== build 18 ==
## digital_loc
module digital_loc(
    input key_a,
    input key_b,
    input key_c,
    input key_d,
    input reset,
	 input clk,
    output [6:0] postion_state,
	 output  [3:0] x,
	 output reg [1:0] Led2,
	 output  [3:0] selector,
	 output reg dot,
	 output S_CLK,
	 output LR_CLK,
	 output M_CLK,
	 output  Sin
    );
	  wire tick;
	 reg [3:0] min2; reg[3:0] min1; reg[2:0] H1; reg [3:0] H2;
	 reg [3:0] A_min2; reg [3:0] A_min1; reg [1:0] A_H1; reg [3:0] A_H2;
	 reg [5:0] sec;
	 ClockDivider twohundredHZ(clk, tick, reset);
	 wire tempa, tempb, tempc, tempd;
	 Debouncing a(key_a,clk,tick,reset,tempa),
					b(key_b,clk,tick,reset,tempb),
					c(key_c,clk,tick,reset,tempc),
					d(key_d,clk,tick,reset,tempd);
	 wire tempAA,tempBB,tempCC,tempDD;
	Rising_Edge_Detector		AA(tempa,clk,tick,reset,tempAA),
									BB(tempb,clk,tick,reset,tempBB),
									CC(tempc,clk,tick,reset,tempCC),
									DD(tempd,clk,tick,reset,tempDD);
integer interal_counter;
reg alarm_sound;
reg [20:0] old_value;
reg condition_alarm;
 reg [3:0] state, nextState;
parameter state_Clock=4'b0001        ,state_Adjust_min2= 4'b0010;
parameter state_Adjust_min1= 4'b0011 ,state_Adjust_H2= 4'b0100;
parameter state_Adjust_H1= 4'b0101   ,state_Adjust_Amin2= 4'b0110;
parameter state_Adjust_Amin1= 4'b0111,state_Adjust_AH2= 4'b1000;
parameter state_Adjust_AH1= 4'b1001  ,state_Pause=4'b1010;
  ...
make LEC_CHECK=0 ABC_AREA=0 CAP_MARGIN=20 CORE_ASPECT_RATIO=0.99 CORE_MARGIN=2 CORE_UTILIZATION=54 CTS_CLUSTER_DIAMETER=323 GPL_ROUTABILITY_DRIVEN=0 GPL_TIMING_DRIVEN=1 MAX_ROUTING_LAYER=met4 MIN_ROUTING_LAYER=met1 PLACE_DENSITY=0.51 SLEW_MARGIN=5 TNS_END_PERCENT=60 finish   # period 7.23 ns
run.sh (not shown) runs the stock make flow with config.mk's settings and CLKGATE_MAP_FILE=.
No stage failed in build 18, and the final checks on the layout all came back clean.
The inputs of build 85 differ from those of build 18 as listed below.
Settings: clearing CORE_ASPECT_RATIO, which used to be 0.99; swapping 5 for 20 in SLEW_MARGIN; clearing PLACE_DENSITY, which used to be 0.51; clearing MIN_ROUTING_LAYER, which used to be met1; clearing TNS_END_PERCENT, which used to be 60; clearing MAX_ROUTING_LAYER, which used to be met4; clearing ABC_AREA, which used to be 0; swapping 54 for 40 in CORE_UTILIZATION; clearing GPL_TIMING_DRIVEN, which used to be 1; clearing CTS_CLUSTER_DIAMETER, which used to be 323; clearing GPL_ROUTABILITY_DRIVEN, which used to be 0; swapping 7.23 for 10.0 in the clock period (ns, I/O delays scaled along).
### Flow results
On global-route wire length before repair, build 85 does worse than build 18. [compare] base=build 18 new=build 85: post-detailed-routing wire length up about 1.6%, leakage power figure down about 0.6%, count of clock-buffer cells in the layout up 18%.
## Diff of input files: build 63 against build 85
Settings: putting HOLD_SLACK_MARGIN at -0.08 where nothing was set; swapping 20 for 30 in SLEW_MARGIN; swapping 2 for 8 in CORE_MARGIN.
Results
Comparing build 63 and build 85, the lower design area was measured on build 63.
Status: logic area parity (build 85, build 63)
Where clock period minus worst slack is concerned, build 85 is better than build 63.
Higher number of detailed-routing iterations run before antenna repair was reported by build 85, not build 63.
Wire length of the first global-routing pass across build 63 and build 85: no real change.
Summary of build 63 over build 85: area after synthesis did not really move; met1 usage went down; global-route usage went down; power after layout went down.
Between build 63 and build 85, the difference in number of max-slew violations in the final report is negligible.


digital_loc again, from the RTL that the note above started with.
make LEC_CHECK=0 CAP_MARGIN=20 CELL_PAD_IN_SITES_DETAIL_PLACEMENT=1 CELL_PAD_IN_SITES_GLOBAL_PLACEMENT=3 CORE_MARGIN=10 CORE_UTILIZATION=46 CTS_CLUSTER_SIZE=84 GPL_ROUTABILITY_DRIVEN=0 GPL_TIMING_DRIVEN=0 HOLD_SLACK_MARGIN=-0.08 MAX_ROUTING_LAYER=met4 SETUP_SLACK_MARGIN=-0.3 SLEW_MARGIN=30 TNS_END_PERCENT=55 finish   # period 4.87 ns
The baseline completed without violations.
Change:
- ABC_AREA: unset -> 1
- CAP_MARGIN: 20 -> 10
- CELL_PAD_IN_SITES_DETAIL_PLACEMENT: 1 -> unset
- CORE_UTILIZATION: 46 -> 59
- CTS_CLUSTER_SIZE: 84 -> 15
- GPL_ROUTABILITY_DRIVEN: 0 -> unset
- HOLD_SLACK_MARGIN: -0.08 -> unset
- SETUP_SLACK_MARGIN: -0.3 -> unset
- SLEW_MARGIN: 30 -> 5
- TNS_END_PERCENT: 55 -> 75
- clock period: 4.87 -> 10.0 ns (I/O delays scaled with it)
Effect: This time the run did not get past 3_1_place_gp_skip_io with GPL-0301; die area went down by 14%; area after synthesis went up by 8.9%; synthesized cell count went up by 37%.
Change:
- ABC_AREA: 1 -> unset
- CAP_MARGIN: 10 -> 20
- CELL_PAD_IN_SITES_GLOBAL_PLACEMENT: 3 -> unset
- CORE_MARGIN: 10 -> 2
- CORE_UTILIZATION: 59 -> 10
- CTS_CLUSTER_SIZE: 15 -> unset
- GPL_TIMING_DRIVEN: 0 -> unset
- MAX_ROUTING_LAYER: met4 -> unset
- SLEW_MARGIN: 5 -> 20
- TNS_END_PERCENT: 75 -> unset
- clock period: 10.0 -> 12.7 ns (I/O delays scaled with it)
This time the run produced a clean layout.
Synthesized area drops by a little under a tenth.
Die area grows to 4.4 times its value.
Synthesized cell count goes down by a quarter to a third.
Change:
- CORE_UTILIZATION: 10 -> 40
- clock period: 12.7 -> 5.3 ns (I/O delays scaled with it)
Effect: The changed run produced a clean layout. Global-route usage is higher by 13 points. Total power rises by 140%. Count of clock-buffer cells in the layout stays the same. Cell count went down by 40%. Design area shrinks by 10%. Hold slack barely changes.
Change:
- CORE_UTILIZATION: 40 -> 70
- CTS_CLUSTER_DIAMETER: unset -> 44
- SETUP_SLACK_MARGIN: unset -> 2.97
- clock period: 5.3 -> 10.0 ns (I/O delays scaled with it)
Die size is lower by 42%.
Clock power came out lower by 46%.
Sequential share of layout area increases by 0.51 points.
Worst setup slack improved by 3.8 ns.
Core utilization goes up by 33 points.
First-iteration DRC count went up by 15%.
Wire length is lower by 1.9%.
Total power goes down by 47%.
Global-route usage rises by 13 points.
Register-to-register slack gains 4.9 ns.
Area after synthesis is unchanged.
Change:
- CORE_MARGIN: 2 -> 10
- CORE_UTILIZATION: 70 -> 24
- CTS_CLUSTER_DIAMETER: 44 -> unset
- CTS_CLUSTER_SIZE: unset -> 84
- GPL_TIMING_DRIVEN: unset -> 1
- HOLD_SLACK_MARGIN: unset -> -0.08
- SETUP_SLACK_MARGIN: 2.97 -> unset
- SLEW_MARGIN: 20 -> 30
- TNS_END_PERCENT: unset -> 55
Outcome:
- final area rises by 4.1%
- first-iteration DRC count falls by 15%
- setup slack loses 0.17 ns
- sequential cell count stays the same
- count of clock-buffer cells in the layout rises by 1
- area after synthesis stays the same
- via count falls by 1.5%
- hold slack loses 0.0074 ns
- total power rises by 0.33%
- die area rises to 3.2 times its value
- final cell count rises by 27%


Setup of v58:
digital_loc again, from the RTL that the note above started with.
export LEC_CHECK = 0
export CAP_MARGIN = 25
export CELL_PAD_IN_SITES_DETAIL_PLACEMENT = 1
export CELL_PAD_IN_SITES_GLOBAL_PLACEMENT = 1
export CORE_ASPECT_RATIO = 0.84
export CORE_MARGIN = 2
export CORE_UTILIZATION = 40
export CTS_CLUSTER_DIAMETER = 32
export GPL_ROUTABILITY_DRIVEN = 0
export GPL_TIMING_DRIVEN = 1
export MAX_ROUTING_LAYER = met5
export MIN_ROUTING_LAYER = met1
export PLACE_DENSITY = 0.45
export SLEW_MARGIN = 20
export TNS_END_PERCENT = 75
create_clock -name core_clock -period 6.81 [get_ports {clk}]
v58 reached the final stage; the timing, DRC and antenna checks on its layout passed.
For v30, these inputs were changed with respect to v58:
==> flow/config.mk <==
export PLATFORM = sky130hd
export DESIGN_NAME = digital_loc
export DESIGN_NICKNAME = digital_loc
export VERILOG_FILES = /design/flow/design.v
export SDC_FILE = /design/flow/constraint.sdc
export NUM_CORES = 4
export LEC_CHECK = 0
export CAP_MARGIN = 20
export CORE_MARGIN = 2
export CORE_UTILIZATION = 40
export SLEW_MARGIN = 20
==> flow/constraint.sdc <==
create_clock -name core_clock -period 4.9 [get_ports {clk}]
set_input_delay 0.9800 -clock core_clock [delete_from_list [all_inputs] [get_ports {clk}]]
set_output_delay 0.9800 -clock core_clock [all_outputs]
set_load 0.01 [all_outputs]
Findings:
- Diff v30 and v58: routing usage on met1 higher in v58
- Per the comparison of v30 with v58, final wirelength went down 15%, clock-buffer cell count went down 66%, number of placement rows went up 6.
[inputs] v13 vs v30
diff --git a/flow/config.mk b/flow/config.mk
--- a/flow/config.mk
+++ b/flow/config.mk
@@ -9,3 +9,3 @@
 export CORE_MARGIN = 2
-export CORE_UTILIZATION = 40
+export CORE_UTILIZATION = 29
 export SLEW_MARGIN = 20
==> flow/constraint.sdc <==
create_clock -name core_clock -period 5.3 [get_ports {clk}]
set_input_delay 1.0600 -clock core_clock [delete_from_list [all_inputs] [get_ports {clk}]]
set_output_delay 1.0600 -clock core_clock [all_outputs]
set_load 0.01 [all_outputs]
- Taking v30 as the reference, in v13 first-pass GRT wire length climbed 1500 um; design area climbed 160 um^2; power density of the placed cells dropped about 13%.
- Taking v30 as the reference point, the via count of the routed design of v13 rises by 0.99%.
- Higher final critical-path setup slack goes to v13 over v30.
- The final reports for v13 and v30 show non-clock buffer instance count of the final layout higher in the former.
- Sequential element share of the synthesized area came out exactly the same in v30 and v13.
[inputs] v26 vs v13
diff --git a/flow/config.mk b/flow/config.mk
--- a/flow/config.mk
+++ b/flow/config.mk
@@ -9,3 +9,3 @@
 export CORE_MARGIN = 2
-export CORE_UTILIZATION = 29
+export CORE_UTILIZATION = 58
 export SLEW_MARGIN = 20
==> flow/constraint.sdc <==
create_clock -name core_clock -period 6.89 [get_ports {clk}]
set_input_delay 1.3780 -clock core_clock [delete_from_list [all_inputs] [get_ports {clk}]]
set_output_delay 1.3780 -clock core_clock [all_outputs]
set_load 0.01 [all_outputs]
v26 ended with every stage complete and zero timing, DRC or antenna violations. Going from v13 to v26, the power density relative to cell area was found to have gone down by 49 mW/mm^2. Diff v26..v13 | number of register bits inferred by synthesis | unchanged. Route | v26 vs v13 | wire shorter in v26. Compared with v13, v26 improves final cell area excluding filler cells.
Relative to v26, the following input files were edited for v49:
diff --git a/flow/config.mk b/flow/config.mk
--- a/flow/config.mk
+++ b/flow/config.mk
@@ -9,3 +9,4 @@
 export CORE_MARGIN = 2
-export CORE_UTILIZATION = 58
+export CORE_UTILIZATION = 69
+export PLACE_DENSITY = 0.39
 export SLEW_MARGIN = 20
==> flow/constraint.sdc <==
create_clock -name core_clock -period 7.13 [get_ports {clk}]
set_input_delay 1.4260 -clock core_clock [delete_from_list [all_inputs] [get_ports {clk}]]
set_output_delay 1.4260 -clock core_clock [all_outputs]
set_load 0.01 [all_outputs]
--- outcome ---
The higher global-route wire length before repair came out of v26. There was hardly any difference in fraction of area in multi-input gates between v49 and v26. When v49 is measured against v26, its non-clock buffer count turns out about 5% lower.
Power is estimated from default activity; no workload was simulated.
